==> inputs of wip/yarrow <==
==> flow/design.v <==
module mux2 #(parameter WIDTH = 8) (
        input  wire             sel,
        input  wire [WIDTH-1:0] a,
        input  wire [WIDTH-1:0] b, 
        output wire [WIDTH-1:0] y
    );
    assign y = (sel) ? b : a;
endmodule
module adder (
        input  wire [31:0] a,
        input  wire [31:0] b,
        output wire [31:0] y
    );
    assign y = a + b;
endmodule
module dreg # (parameter WIDTH = 32) (
        input  wire             clk,
        input  wire             rst,
        input  wire [WIDTH-1:0] d,
        output reg  [WIDTH-1:0] q
    );
    always @ (posedge clk, posedge rst) begin
        if (rst) q <= 0;
        else     q <= d;
    end
endmodule
module flopenr #(parameter WIDTH = 8)
    (
        input clk, reset, en,
        input [WIDTH-1:0] d,
        output reg [WIDTH-1:0] q
    );
    always @(posedge clk, posedge reset)
    begin
      if(reset) q<=0;
      else if(en) q<=d;
      else q<=q;
    end
endmodule
module signext (
        input  wire [15:0] a,
        output wire [31:0] y
    );
    assign y = {{16{a[15]}}, a};
endmodule
module regfile (
        input  wire        clk,
        input  wire        we,
        input  wire [4:0]  ra1,
        input  wire [4:0]  ra2,
        input  wire [4:0]  ra3,
        input  wire [4:0]  wa,
        input  wire [31:0] wd,
        output wire [31:0] rd1,
        output wire [31:0] rd2,
        output wire [31:0] rd3
    );
    reg [31:0] rf [0:31];
    always @ (posedge clk) begin
        if (we) rf[wa] <= wd;
    end
    assign rd1 = (ra1 == 0) ? 0 : rf[ra1];
    assign rd2 = (ra2 == 0) ? 0 : rf[ra2];
    assign rd3 = (ra3 == 0) ? 0 : rf[ra3];
endmodule
module alu (
        input  wire [2:0]  op,
        input  wire [31:0] a,
        input  wire [31:0] b,
        output wire        zero,
        output wire  [31:0] y,
        output wire  [31:0] y_hi
    );
    reg [63:0] y_total;
    assign {y_hi, y} = y_total;
    assign zero = (y == 0);
    always @ (op, a, b) begin
        case (op)
            3'b000: y_total = a & b;
            3'b001: y_total = a | b;
            3'b010: y_total = a + b;
            3'b011: y_total = a * b;  
            3'b100: y_total = b << a[4:0];  
            3'b101: y_total = b >> a[4:0];  
            3'b110: y_total = a - b;
            3'b111: y_total = (a < b) ? 1 : 0;
        endcase
    end
endmodule
module datapath (
        input  wire        clk,
        input  wire        rst,
        input  wire        jal,
        input  wire        branch,
        input  wire        jump,
        input  wire        reg_jump,
        input  wire        reg_dst,
        input  wire        we_reg,
        input  wire        alu_src,
        input  wire [1:0]  dm2reg,
        input  wire        we_hilo,
        input  wire        alu_out_sel,
        input  wire        hilo_sel,
        input  wire        shift_mux_sel,
        input  wire [2:0]  alu_ctrl,
        input  wire [4:0]  ra3,
        input  wire [31:0] instr,
        input  wire [31:0] rd_dm,
        output wire [31:0] pc_current,
        output wire [31:0] alu_mux_out,
        output wire [31:0] wd_dm,
        output wire [31:0] rd3,
        output wire [31:0] wd_rf,
        output wire [4:0] rf_wa
    );
    wire [4:0]  reg_addr;
    wire        pc_src;
    wire [31:0] pc_plus4;
    wire [31:0] pc_pre;
    wire [31:0] pc_next;
    wire [31:0] pc_rj_plus4;
    wire [31:0] sext_imm;
    wire [31:0] ba;
    wire [31:0] bta;
    wire [31:0] jta;
    wire [31:0] rd1_out;
    wire [31:0] alu_pa;
    wire [31:0] alu_pb;
    wire [31:0] alu_mem_out;
    wire        zero;
    wire [64-1:0] hilo_d, hilo_q;
    wire [32-1:0] hi_q, lo_q;
    wire [32-1:0] alu_out_hi;
    wire [32-1:0] hilo_mux_out;
    wire [32-1:0] alu_out;
    wire [4:0] shift_rd1_out;
    assign pc_src = branch & zero;
    assign ba = {sext_imm[29:0], 2'b00};
    assign jta = {pc_plus4[31:28], instr[25:0], 2'b00};
    dreg pc_reg (
            .clk            (clk),
            .rst            (rst),
            .d              (pc_next),
            .q              (pc_current)
        );
    adder pc_plus_4 (
            .a              (pc_current),
            .b              (32'd4),
            .y              (pc_plus4)
        );
    adder pc_plus_br (
            .a              (pc_plus4),
            .b              (ba),
            .y              (bta)
        );
    mux2 #(32) pc_reg_jmp_mux (
            .sel            (reg_jump),
            .a              (pc_plus4),
            .b              (rd1_out),
            .y              (pc_rj_plus4)
        );
    mux2 #(32) pc_src_mux (
            .sel            (pc_src),
            .a              (pc_rj_plus4),
            .b              (bta),
            .y              (pc_pre)
        );
    mux2 #(32) pc_jmp_mux (
            .sel            (jump),
            .a              (pc_pre),
            .b              (jta),
            .y              (pc_next)
        );
    mux2 #(5) rf_wa_mux (
            .sel            (reg_dst),
            .a              (instr[20:16]),
            .b              (instr[15:11]),
            .y              (reg_addr)
        );
    mux2 #(5) reg_addr_mux (
            .sel            (jal),
            .a              (reg_addr),
            .b              (5'h1F),
            .y              (rf_wa)
        );
    regfile rf (
            .clk            (clk),
            .we             (we_reg),
            .ra1            (instr[25:21]),
            .ra2            (instr[20:16]),
            .ra3            (ra3),
            .wa             (rf_wa),
            .wd             (wd_rf),
            .rd1            (rd1_out),
            .rd2            (wd_dm),
            .rd3            (rd3)
        );
    signext se (
            .a              (instr[15:0]),
            .y              (sext_imm)
        );
    mux2 #(32) alu_pb_mux (
            .sel            (alu_src),
            .a              (wd_dm),
            .b              (sext_imm),
            .y              (alu_pb)
        );
    assign alu_pa = {rd1_out[31:5], shift_rd1_out};
    mux2 #(5) shift_rd1_mux (
        .sel    (shift_mux_sel),
        .a      (rd1_out[4:0]),
        .b      (instr[10:6]),
        .y      (shift_rd1_out)
    );
    alu alu (
            .op             (alu_ctrl),
            .a              (alu_pa),
            .b              (alu_pb),
            .zero           (zero),
            .y              (alu_out),
            .y_hi           (alu_out_hi)
        );
    mux2 #(32) alu_mem_mux (
            .sel            (dm2reg),
            .a              (alu_mux_out),
            .b              (rd_dm),
            .y              (alu_mem_out)
        );
    mux2 #(32) rf_wd_mux (
            .sel            (jal),
            .a              (alu_mem_out),
            .b              (pc_plus4),
            .y              (wd_rf)
        );
    assign {hi_q, lo_q} = hilo_q;
    assign hilo_d = {alu_out_hi, alu_out};
    flopenr #(64) hilo_reg (
        .clk    (clk),
        .reset  (rst),
        .en     (we_hilo),
        .d      (hilo_d),
        .q      (hilo_q)
    );
    mux2 #(32) hilo_out_mux (
        .sel    (hilo_sel),
        .a      (lo_q),
        .b      (hi_q),
        .y    (hilo_mux_out)
    );
    mux2 #(32) alu_out_mux (
        .sel    (alu_out_sel),
        .a      (alu_out),
        .b      (hilo_mux_out),
        .y    (alu_mux_out)
    );
endmodule
module maindec (
        input  wire [5:0] opcode,
        output wire       jal,
        output wire       branch,
        output wire       jump,
        output wire       reg_dst,
        output wire       we_reg,
        output wire       alu_src,
        output wire       we_dm,
        output wire       dm2reg,
        output wire [1:0] alu_op
    );
    reg [9:0] ctrl;
    assign {jal, branch, jump, reg_dst, we_reg, alu_src, we_dm, dm2reg, alu_op} = ctrl;
    always @ (opcode) begin
        case (opcode)
            6'b00_0000: ctrl = 'b0_0_0_1_1_0_0_0_10;  
            6'b00_1000: ctrl = 'b0_0_0_0_1_1_0_0_00;  
            6'b00_0100: ctrl = 'b0_1_0_0_0_0_0_0_01;  
            6'b00_0010: ctrl = 'b0_0_1_0_0_0_0_0_00;  
            6'b00_0011: ctrl = 'b1_0_1_0_1_0_0_0_00;  
            6'b10_1011: ctrl = 'b0_0_0_0_0_1_1_0_00;  
            6'b10_0011: ctrl = 'b0_0_0_0_1_1_0_1_00;  
            default:    ctrl = 'bx_x_x_x_x_x_x_x_xx;
        endcase
    end
endmodule
module auxdec (
        input  wire [1:0] alu_op,
        input  wire [5:0] funct,
        output wire [2:0] alu_ctrl,
        output wire       hilo_sel,
        output wire       alu_out_sel,
        output wire       we_hilo,
        output wire       reg_jump,
        output wire       shift_mux_sel,
        output wire       we_reg_aux
    );
    reg [8:0] ctrl;
    assign {we_reg_aux, shift_mux_sel, reg_jump, we_hilo, alu_out_sel, hilo_sel, alu_ctrl} = ctrl;
    always @ (alu_op, funct) begin
        case (alu_op)
            2'b00: ctrl = 'b0_0_0_0_0_0_010;           
            2'b01: ctrl = 'b0_0_0_0_0_0_110;           
            default: case (funct)
                6'b10_0100: ctrl = 'b0_0_0_0_0_0_000;  
                6'b10_0101: ctrl = 'b0_0_0_0_0_0_001;  
                6'b10_0000: ctrl = 'b0_0_0_0_0_0_010;  
                6'b10_0010: ctrl = 'b0_0_0_0_0_0_110;  
                6'b10_1010: ctrl = 'b0_0_0_0_0_0_111;  
                6'b01_1001: ctrl = 'b1_0_0_1_0_0_011;  
                6'b01_0000: ctrl = 'b0_0_0_0_1_1_000;  
                6'b01_0010: ctrl = 'b0_0_0_0_1_0_000;  
                6'b00_1000: ctrl = 'b0_0_1_0_0_0_000;  
                6'b00_0000: ctrl = 'b0_1_0_0_0_0_100;  
                6'b00_0010: ctrl = 'b0_1_0_0_0_0_101;  
                default:    ctrl = 'bx_x_x_x_x_xxx;
            endcase
        endcase
    end
endmodule
module controlunit (
        input  wire [5:0]  opcode,
        input  wire [5:0]  funct,
        output wire        jal,
        output wire        branch,
        output wire        jump,
        output wire        reg_jump,
        output wire        reg_dst,
        output wire        we_reg,
        output wire        alu_src,
        output wire        we_dm,
        output wire        dm2reg,
        output wire        hilo_sel,
        output wire        alu_out_sel,
        output wire        we_hilo,
        output wire        shift_mux_sel,
        output wire [2:0]  alu_ctrl
    );
    wire [1:0] alu_op;
    wire we_reg_main, we_reg_aux;
    mux2 #(1) we_reg_mux (
            .sel            (we_reg_aux),
            .a              (we_reg_main),
            .b              (1'b0),
            .y              (we_reg)
        );
    maindec md (
        .opcode         (opcode),
        .jal            (jal),
        .branch         (branch),
        .jump           (jump),
        .reg_dst        (reg_dst),
        .we_reg         (we_reg_main),
        .alu_src        (alu_src),
        .we_dm          (we_dm),
        .dm2reg         (dm2reg),
        .alu_op         (alu_op)
    );
    auxdec ad (
        .alu_op         (alu_op),
        .funct          (funct),
        .alu_ctrl       (alu_ctrl),
        .hilo_sel       (hilo_sel),
        .alu_out_sel    (alu_out_sel),
        .we_hilo        (we_hilo),
        .reg_jump       (reg_jump),
        .shift_mux_sel  (shift_mux_sel),
        .we_reg_aux      (we_reg_aux)
    );
endmodule
module mips (
        input  wire        clk,
        input  wire        rst,
        input  wire [4:0]  ra3,
        input  wire [31:0] instr,
        input  wire [31:0] rd_dm,
        output wire        we_dm,
        output wire [31:0] pc_current,
        output wire [31:0] alu_out,
        output wire [31:0] wd_dm,
        output wire [31:0] rd3,
        output wire [31:0] wd_rf,
        output wire [4:0] rf_wa
    );
    wire       jal;
    wire       branch;
    wire       jump;
    wire       reg_jump;
    wire       reg_dst;
    wire       we_reg;
    wire       alu_src;
    wire       dm2reg;
    wire       we_hilo;
    wire       hilo_sel;
    wire       alu_out_sel;
    wire       shift_mux_sel;
    wire [2:0] alu_ctrl;
    datapath dp (
            .clk            (clk),
            .rst            (rst),
            .jal            (jal),
            .branch         (branch),
            .jump           (jump),
            .reg_jump       (reg_jump),
            .reg_dst        (reg_dst),
            .we_reg         (we_reg),
            .alu_src        (alu_src),
            .dm2reg         (dm2reg),
            .hilo_sel       (hilo_sel),
            .alu_out_sel    (alu_out_sel),
            .we_hilo        (we_hilo),
            .shift_mux_sel  (shift_mux_sel),
            .alu_ctrl       (alu_ctrl),
            .ra3            (ra3),
            .instr          (instr),
            .rd_dm          (rd_dm),
            .pc_current     (pc_current),
            .alu_mux_out    (alu_out),
            .wd_dm          (wd_dm),
            .rd3            (rd3),
            .wd_rf          (wd_rf),
            .rf_wa          (rf_wa)
        );
    controlunit cu (
            .opcode         (instr[31:26]),
            .funct          (instr[5:0]),
            .jal            (jal),
            .branch         (branch),
            .jump           (jump),
            .reg_jump       (reg_jump),
            .reg_dst        (reg_dst),
            .we_reg         (we_reg),
            .alu_src        (alu_src),
            .we_dm          (we_dm),
            .dm2reg         (dm2reg),
            .hilo_sel       (hilo_sel),
            .alu_out_sel    (alu_out_sel),
            .we_hilo        (we_hilo),
            .shift_mux_sel  (shift_mux_sel),
            .alu_ctrl       (alu_ctrl)
        );
endmodule
==> flow/run.sh <==
#!/bin/bash
# the make line also repeats each setting of config.mk as NAME=value (left out here)
make -C /OpenROAD-flow-scripts/flow DESIGN_CONFIG=/design/flow/config.mk WORK_HOME=/design/flow/orfs CLKGATE_MAP_FILE= finish
==> flow/config.mk <==
export PLATFORM = sky130hd
export DESIGN_NAME = mips
export DESIGN_NICKNAME = mips
export VERILOG_FILES = /design/flow/design.v
export SDC_FILE = /design/flow/constraint.sdc
export NUM_CORES = 4
export LEC_CHECK = 0
export ABC_AREA = 1
export CAP_MARGIN = 20
export CORE_MARGIN = 2
export CORE_UTILIZATION = 72
export CTS_CLUSTER_DIAMETER = 366
export CTS_CLUSTER_SIZE = 100
export PLACE_DENSITY = 0.38
export SETUP_SLACK_MARGIN = 1.32
export SLEW_MARGIN = 20
==> flow/constraint.sdc <==
create_clock -name core_clock -period 4.34 [get_ports {clk}]
set_input_delay 0.8680 -clock core_clock [delete_from_list [all_inputs] [get_ports {clk}]]
set_output_delay 0.8680 -clock core_clock [all_outputs]
set_load 0.01 [all_outputs]
==> wip/willow: changes against wip/yarrow <==
Settings changed: CAP_MARGIN 20 to 5, CELL_PAD_IN_SITES_DETAIL_PLACEMENT from default to 1, CORE_MARGIN 2 to 5, CORE_UTILIZATION 72 to 40, CTS_CLUSTER_DIAMETER 366 to 293, CTS_CLUSTER_SIZE 100 to 58, GPL_TIMING_DRIVEN from default to 0, MAX_ROUTING_LAYER from default to met4, MIN_ROUTING_LAYER from default to met1, PLACE_DENSITY 0.38 to default, PLACE_DENSITY_LB_ADDON from default to 0.06, SETUP_SLACK_MARGIN 1.32 to 0.41.
==> flow/constraint.sdc (replaced) <==
create_clock -name core_clock -period 19.7 [get_ports {clk}]
set_input_delay 3.9400 -clock core_clock [delete_from_list [all_inputs] [get_ports {clk}]]
set_output_delay 3.9400 -clock core_clock [all_outputs]
set_load 0.01 [all_outputs]
==> wip/maple: changes against wip/yarrow <==
Settings changed: ABC_AREA 1 to default, CORE_UTILIZATION 72 to 40, CTS_CLUSTER_DIAMETER 366 to default, CTS_CLUSTER_SIZE 100 to default, PLACE_DENSITY 0.38 to 0.6, SETUP_SLACK_MARGIN 1.32 to 1.0.
==> flow/constraint.sdc (replaced) <==
create_clock -name core_clock -period 20.0 [get_ports {clk}]
set_input_delay 4.0000 -clock core_clock [delete_from_list [all_inputs] [get_ports {clk}]]
set_output_delay 4.0000 -clock core_clock [all_outputs]
set_load 0.01 [all_outputs]
==> impl_metrics.tcl <==
# place-and-route summary
set metrics [dict create \
    fp_util_pct 40.10 \
    ys_sh_xor_pct 1.134 \
    simple_gate_area_share_pct 8.931 \
    dp_slack_ns -0.1560 \
    postCtsSetupRepairBufs 15 \
    fp_nets 10078 \
    ys_sh_mux_pct 21.48 \
    logic_family "adder cells" \
    die_area_mm2 0.2609 \
    grt_use_total_pct 36.38 \
    synthTopCellsByArea "edfxtp_1, fa_1, mux4_2" \
    status "no timing/DRC/antenna violations" \
    top_area_share_pct 29.93 \
    yosys_area_mm2 0.1027 \
    yosys_cells 8719 \
]
-- figures above: wip/maple

==> impl_metrics.tcl <==
# yosys + openroad results
set metrics [dict create \
    error_line "[ERROR GRT-0116] Global routing finished with congestion. Check the congestion regions in the DRC Viewer." \
    top_area_share_pct 28.46 \
    grt_use_total_pct 77.96 \
    yosys_cells 13981 \
    stop_stage "5_1_grt" \
    dp_slack_ns -4.490 \
    synthTopCellsByArea "edfxtp_1, fa_1, nand2_1" \
    simple_gate_area_share_pct 24.54 \
    status "stopped before the end" \
    fp_util_pct 40.25 \
    ys_sh_xor_pct 0.5756 \
    fp_nets 15340 \
]
-- figures above: wip/willow

==> impl_metrics.tcl <==
# yosys + openroad results
set metrics [dict create \
    ys_sh_xor_pct 0.5756 \
    yosys_area_mm2 0.1080 \
    status "stopped before the end" \
    dp_slack_ns -7.713 \
    yosys_cells 13981 \
    fp_nets 15340 \
    grt_use_total_pct 89.35 \
    simple_gate_area_share_pct 24.54 \
    logic_family "simple AND/OR/NAND/NOR gates" \
    postCtsSetupRepairBufs 176 \
    stop_stage "5_1_grt" \
    error_line "[ERROR GRT-0116] Global routing finished with congestion. Check the congestion regions in the DRC Viewer." \
]
-- figures above: wip/yarrow

